==> inputs of job 5404 <==
==> flow/design.v <==
module mult32(input clk,
	      input rst,
	      input en,
	      input [31:0] a,
	      input [31:0] b,
	      output [31:0] z,
				output output_ready);
reg [49:0] temp_out ;
reg s_a, s_b, s_z;
reg [9:0] e_a, e_b, e_z;
reg [23:0] m_a, m_b, m_z;
reg guard, round, lonz;
reg [31:0] Z, temp2;
reg out_ready;
reg [31:0] z_q;
reg out_ready_q;
reg [5:0] diff2;
reg [15:0] val16;
reg [7:0] val8;
reg [3:0] val4;
always@(posedge clk)
begin
	if(rst == 1)
	begin
		Z = 32'd0;
		out_ready = 0;
	end
	else if(en == 0)
	begin
		out_ready = 0;
	end
	else if(en == 1)
	begin 
		s_a = a[31];
		s_b = b[31];
		e_a = a[30:23] - 127;
		e_b = b[30:23] - 127;
		m_a[22:0] = a[22:0];
		m_b[22:0] = b[22:0];
		m_a[23] = 1;
		m_b[23] = 1;
		if((e_a == 128 && m_a[22:0] != 0) || (e_b == 128 && m_b[22:0] != 0))
		begin
			Z[31] = 1;
			Z[30:23] = 8'hff;
			Z[22] = 1;
			Z[21:0] = 0;
			out_ready = 1;
		end
		else if(e_a == 128)
		begin
			if(($signed(e_b) == -127) && (m_b[22:0] == 0))
			begin
				Z[31] = 1;
				Z[30:23] = 8'hff;
				Z[22] = 1;
				Z[21:0] = 0;
				out_ready = 1;
			end
			else
			begin
				Z[31] = s_a ^ s_b;
				Z[30:23] = 8'hff;
				Z[22:0] = 0;
				out_ready = 1;
			end
		end
		else if(e_b == 128)
		begin
			if(($signed(e_a) == -127) && (m_a[22:0] == 0))
			begin
				Z[31] = 1;
				Z[30:23] = 8'hff;
				Z[22] = 1;
				Z[21:0] = 0;
				out_ready = 1;
			end
			else
			begin
				Z[31] = s_a ^ s_b;
				Z[30:23] = 8'hff;
				Z[22:0] = 0;
				out_ready = 1;
			end
		end
		else if($signed(e_a) == -127 && m_a[22:0] == 23'd0)  	
		begin	   
			Z[31] = s_a ^ s_b;
			Z[30:23] = 0;
			Z[22:0] = 0;
			out_ready = 1;
		end
		else if($signed(e_b) == -127 && m_b[22:0] == 23'd0)	
		begin	   
			Z[31] = s_a ^ s_b;
			Z[30:23] = 0;
			Z[22:0] = 0;
			out_ready = 1;
		end
		else
		begin
			s_z = s_a ^ s_b;
			e_z = e_a + e_b + 1;
			temp_out = m_a * m_b * 4;
			m_z = temp_out [49:26];
			guard = temp_out [25];
			round = temp_out [24];
			lonz = (temp_out[23:0] != 0);
			if(m_z[23] == 0)
			begin
				temp2 [23:0] = m_z[23:0];
				temp2 [31:24] = 0;
				if (temp2 == 0)
				begin 
					diff2 = 32;
				end
				else
				begin
    			diff2[5] = 1'b0;
  		  	diff2[4] = (temp2[31:16] == 16'b0);
    			val16 = diff2[4] ? temp2[15:0] : temp2[31:16];
    			diff2[3] = (val16[15:8] == 8'b0);
    			val8 = diff2[3] ? val16[7:0] : val16 [15:8];
    			diff2[2] = (val8[7:4] == 4'b0);
    			val4 = diff2[2] ? val8[3:0] : val8[7:4];
    			diff2[1] = (val4[3:2] == 2'b0);
    			diff2[0] = diff2[1] ? ~val4[1] : ~val4[3];
				end
				m_z = m_z << (diff2 - 8);
				e_z = e_z - (diff2 - 8);
			end
			if (guard && (round | lonz | m_z[0]))
			begin
				m_z = m_z + 1;
				if(m_z == 24'hffffff)
				begin
					e_z = e_z + 1;
				end
			end
			Z[22:0] = m_z [22:0];
			Z[31:23] = e_z [7:0] + 127;	
			Z[31] = s_z;
			if($signed(e_z) < -126)
			begin
				Z[31:0] = 0; 
			end
			if($signed(e_z) == -126 && m_z[23] == 0)
			begin
				Z[30:23] = 0;
			end	
			if($signed(e_z) > 127)
			begin
				Z[22:0] = 0;
				Z[30:23] = 8'hff;
				Z[31] = s_z;
			end
			out_ready = 1;		
		end
	end
	z_q <= Z;
	out_ready_q <= out_ready;
end
assign z = z_q;
assign output_ready = out_ready_q;
endmodule	
module adder32(input clk,
						 input rst,
						 input en,
						 input [31:0] a,
						 input [31:0] b,
						 output [31:0] z,
						 output output_ready);
reg s_a, s_b, s_z;
reg [9:0] e_a, e_b, e_z, e_min, diff;
reg [26:0] m_a, m_b;
reg [23:0] m_z;
reg [27:0] temp;
reg guard, round, lonz;
reg [31:0] Z, temp2;
reg out_ready;
reg [31:0] z_q;
reg out_ready_q;
reg [5:0] diff2;
reg [15:0] val16;
reg [7:0] val8;
reg [3:0] val4;
always@(posedge clk)
begin		
	if(rst == 1)
	begin
		diff = 0;
		diff2 = 0;
		Z = 32'd0;
		out_ready = 0;
		temp = 0;
	end
	else if (en == 0)
	begin
		out_ready = 0;
	end
	else if (en == 1)
	begin
		s_a = a[31];
		s_b = b[31];
		e_a = a[30:23] - 127;
		e_b = b[30:23] - 127;
		m_a[26] = 1;
		m_b[26] = 1;
		m_a [25:3]= a[22:0];
		m_b [25:3]= b[22:0];
		m_a [2:0] = 3'd0;
		m_b [2:0] = 3'd0;
		if((e_a == 128 && m_a[25:0] != 0) || (e_b == 128 && m_b[25:0] != 0))
		begin
			Z[31] = 1;
			Z[30:23] = 8'hff;
			Z[22] = 1;
			Z[21:0] = 0;
			out_ready = 1;
		end
		else if(e_a == 128)
		begin
			Z[31] = s_a;
			Z[30:23] = 8'hff;
			Z[22:0] = 0;
			out_ready = 1;
		end
		else if(e_b == 128)
		begin
			Z[31] = s_b;
			Z[30:23] = 8'hff;
			Z[22:0] = 0;
			out_ready = 1;
		end
		else if(($signed(e_a) == -127 && m_a[25:0] == 0) && ($signed(e_b) == -127 && m_b[25:0] == 0))
		begin	   
			Z[31] = s_a & s_b;
			Z[30:23] = 0;
			Z[22:0] = 0;
			out_ready = 1;
		end
		else if($signed(e_a) == -127 && m_a[25:0] == 0) 	
		begin	   
			Z[31] = s_b;
			Z[30:23] = e_b[7:0] + 127;
			Z[22:0] = m_b[25:3];
			out_ready = 1;
		end
		else if($signed(e_b) == -127 && m_b[25:0] == 0)  	
		begin	   
			Z[31] = s_a;
			Z[30:23] = e_a[7:0] + 127;
			Z[22:0] = m_a[25:3];
			out_ready = 1;
		end
		else if(($signed(e_a) == $signed(e_b)) && (m_a == m_b) && (s_a != s_b))			
		begin
			Z[31] = 0;
			Z[30:23] = 0;
			Z[22:0] = 0;
			out_ready = 1;
		end
		else
		begin
			if($signed(e_a) > $signed(e_b))
			begin
				diff = e_a - e_b;
				e_b = e_b + diff;
				m_b = m_b >> diff;
				m_b[0] = m_b[0] | m_b[1];
			end
			else if ($signed(e_a) < $signed(e_b))
			begin
				diff = e_b - e_a;
				e_a = e_a + diff;
				m_a = m_a >> diff;
				m_a[0] = m_a[0] | m_a[1];
			end
			e_z = e_a;
			if(s_a == s_b)
			begin
				temp = m_a + m_b;
				s_z = s_a;
			end
			else
			begin
				if(m_a >= m_b)
				begin
					temp = m_a - m_b;
					s_z = s_a;
				end
				else
				begin
					temp = m_b - m_a;
					s_z = s_b;
				end
			end
			if(temp[27] == 1)
			begin
				m_z = temp[27:4];
				e_z = e_z + 1;
				guard = temp[3];
				round = temp[2];
				lonz = temp[1] | temp[0];
			end
			else
			begin
				m_z = temp[26:3];
				guard = temp[2];
				round = temp[1];
				lonz = temp[0];
				m_z[0] = guard;
			end
			if(m_z [23] == 0)
			begin
				temp2 [23:0] = m_z;
				temp2 [31:24] = 0;
				if (temp2 == 0)
				begin 
					diff2 = 32;
				end
				else
				begin
    			diff2[5] = 1'b0;
  		  	diff2[4] = (temp2[31:16] == 16'b0);
    			val16 = diff2[4] ? temp2[15:0] : temp2[31:16];
    			diff2[3] = (val16[15:8] == 8'b0);
    			val8 = diff2[3] ? val16[7:0] : val16 [15:8];
    			diff2[2] = (val8[7:4] == 4'b0);
    			val4 = diff2[2] ? val8[3:0] : val8[7:4];
    			diff2[1] = (val4[3:2] == 2'b0);
    			diff2[0] = diff2[1] ? ~val4[1] : ~val4[3];
				end
				m_z = m_z << (diff2 - 8);
				e_z = e_z - (diff2 - 8);
			end
			if(guard && (round | lonz | m_z[0]))
			begin
				m_z = m_z + 1;
				if(m_z == 24'hffffff)
				begin
					e_z = e_z + 1;
				end
			end
			Z[22:0] = m_z [22:0];
			Z[30:23] = e_z[7:0] + 127;	
			Z[31] = s_z;
			if($signed(e_z) < -126)
			begin
				Z[31:0] = 0; 
			end
			if($signed(e_z) == -127 && m_z[23] == 0)
				Z[30:23] = 0;
			if ($signed(e_z) == -127 && m_z[23:0] == 24'h0)
			          Z[31] = 0;  
			if($signed(e_z) > 127)
			begin
				Z[22:0] = 0;
				Z[30:23] = 8'hff;
				Z[31] = s_z;
			end
			out_ready = 1;	
		end
	end
	z_q <= Z;
	out_ready_q <= out_ready;
end
assign z = z_q;
assign output_ready = out_ready_q;
endmodule
module PE (input [31:0] x, input [31:0] w, input [31:0] acc, output reg [31:0] res, input clk, output reg [31:0] wout);
  reg [31:0] S1;
  wire [31:0] addout,multout;
  always @(posedge clk) begin
    res <= addout;
    wout <= w;
  end
mult32 m1(.clk(clk),.en(1'b1),.rst(1'b0),.a(x),.b(w),.z(multout),.output_ready());
adder32 a1(.clk(clk),.en(1'b1),.rst(1'b0),.a(multout),.b(acc),.z(addout),.output_ready());
endmodule
==> flow/run.sh <==
#!/bin/bash
# the make line also repeats each setting of config.mk as NAME=value (left out here)
make -C /OpenROAD-flow-scripts/flow DESIGN_CONFIG=/design/flow/config.mk WORK_HOME=/design/flow/orfs CLKGATE_MAP_FILE= finish
==> flow/config.mk <==
export PLATFORM = sky130hd
export DESIGN_NAME = PE
export DESIGN_NICKNAME = PE
export VERILOG_FILES = /design/flow/design.v
export SDC_FILE = /design/flow/constraint.sdc
export NUM_CORES = 4
export LEC_CHECK = 0
export CAP_MARGIN = 20
export CORE_ASPECT_RATIO = 1.25
export CORE_MARGIN = 2
export CORE_UTILIZATION = 69
export CTS_CLUSTER_DIAMETER = 82
export CTS_CLUSTER_SIZE = 98
export HOLD_SLACK_MARGIN = -0.08
export PLACE_DENSITY_LB_ADDON = 0.02
export SETUP_SLACK_MARGIN = -0.29
export SLEW_MARGIN = 20
export TNS_END_PERCENT = 5
==> flow/constraint.sdc <==
create_clock -name core_clock -period 18.0 [get_ports {clk}]
set_input_delay 3.6000 -clock core_clock [delete_from_list [all_inputs] [get_ports {clk}]]
set_output_delay 3.6000 -clock core_clock [all_outputs]
set_load 0.01 [all_outputs]
==> job 9582: changes against job 5404 <==
CORE_ASPECT_RATIO = not set   (was 1.25)
CORE_UTILIZATION = 39   (was 69)
CTS_CLUSTER_DIAMETER = not set   (was 82)
CTS_CLUSTER_SIZE = not set   (was 98)
HOLD_SLACK_MARGIN = not set   (was -0.08)
PLACE_DENSITY_LB_ADDON = not set   (was 0.02)
SETUP_SLACK_MARGIN = not set   (was -0.29)
TNS_END_PERCENT = not set   (was 5)
==> flow/constraint.sdc (replaced) <==
create_clock -name core_clock -period 17.6 [get_ports {clk}]
set_input_delay 3.5200 -clock core_clock [delete_from_list [all_inputs] [get_ports {clk}]]
set_output_delay 3.5200 -clock core_clock [all_outputs]
set_load 0.01 [all_outputs]
==> comparison <==
In sequential cell count, job 9582 and job 5404 do not differ.
Job 5404 finished but failed the layout checks on setup timing. Job 9582 produced a clean layout.
Of job 5404 and job 9582, job 5404 has the higher critical path depth (gap 4).
First-iteration DRC count: job 5404 is higher than job 9582 (about 80%).
Between job 9582 and job 5404, the lower cell count is in job 5404 (gap 13%, measured against job 5404).
In job 5404 the via count is larger than in job 9582, by 4.8%.
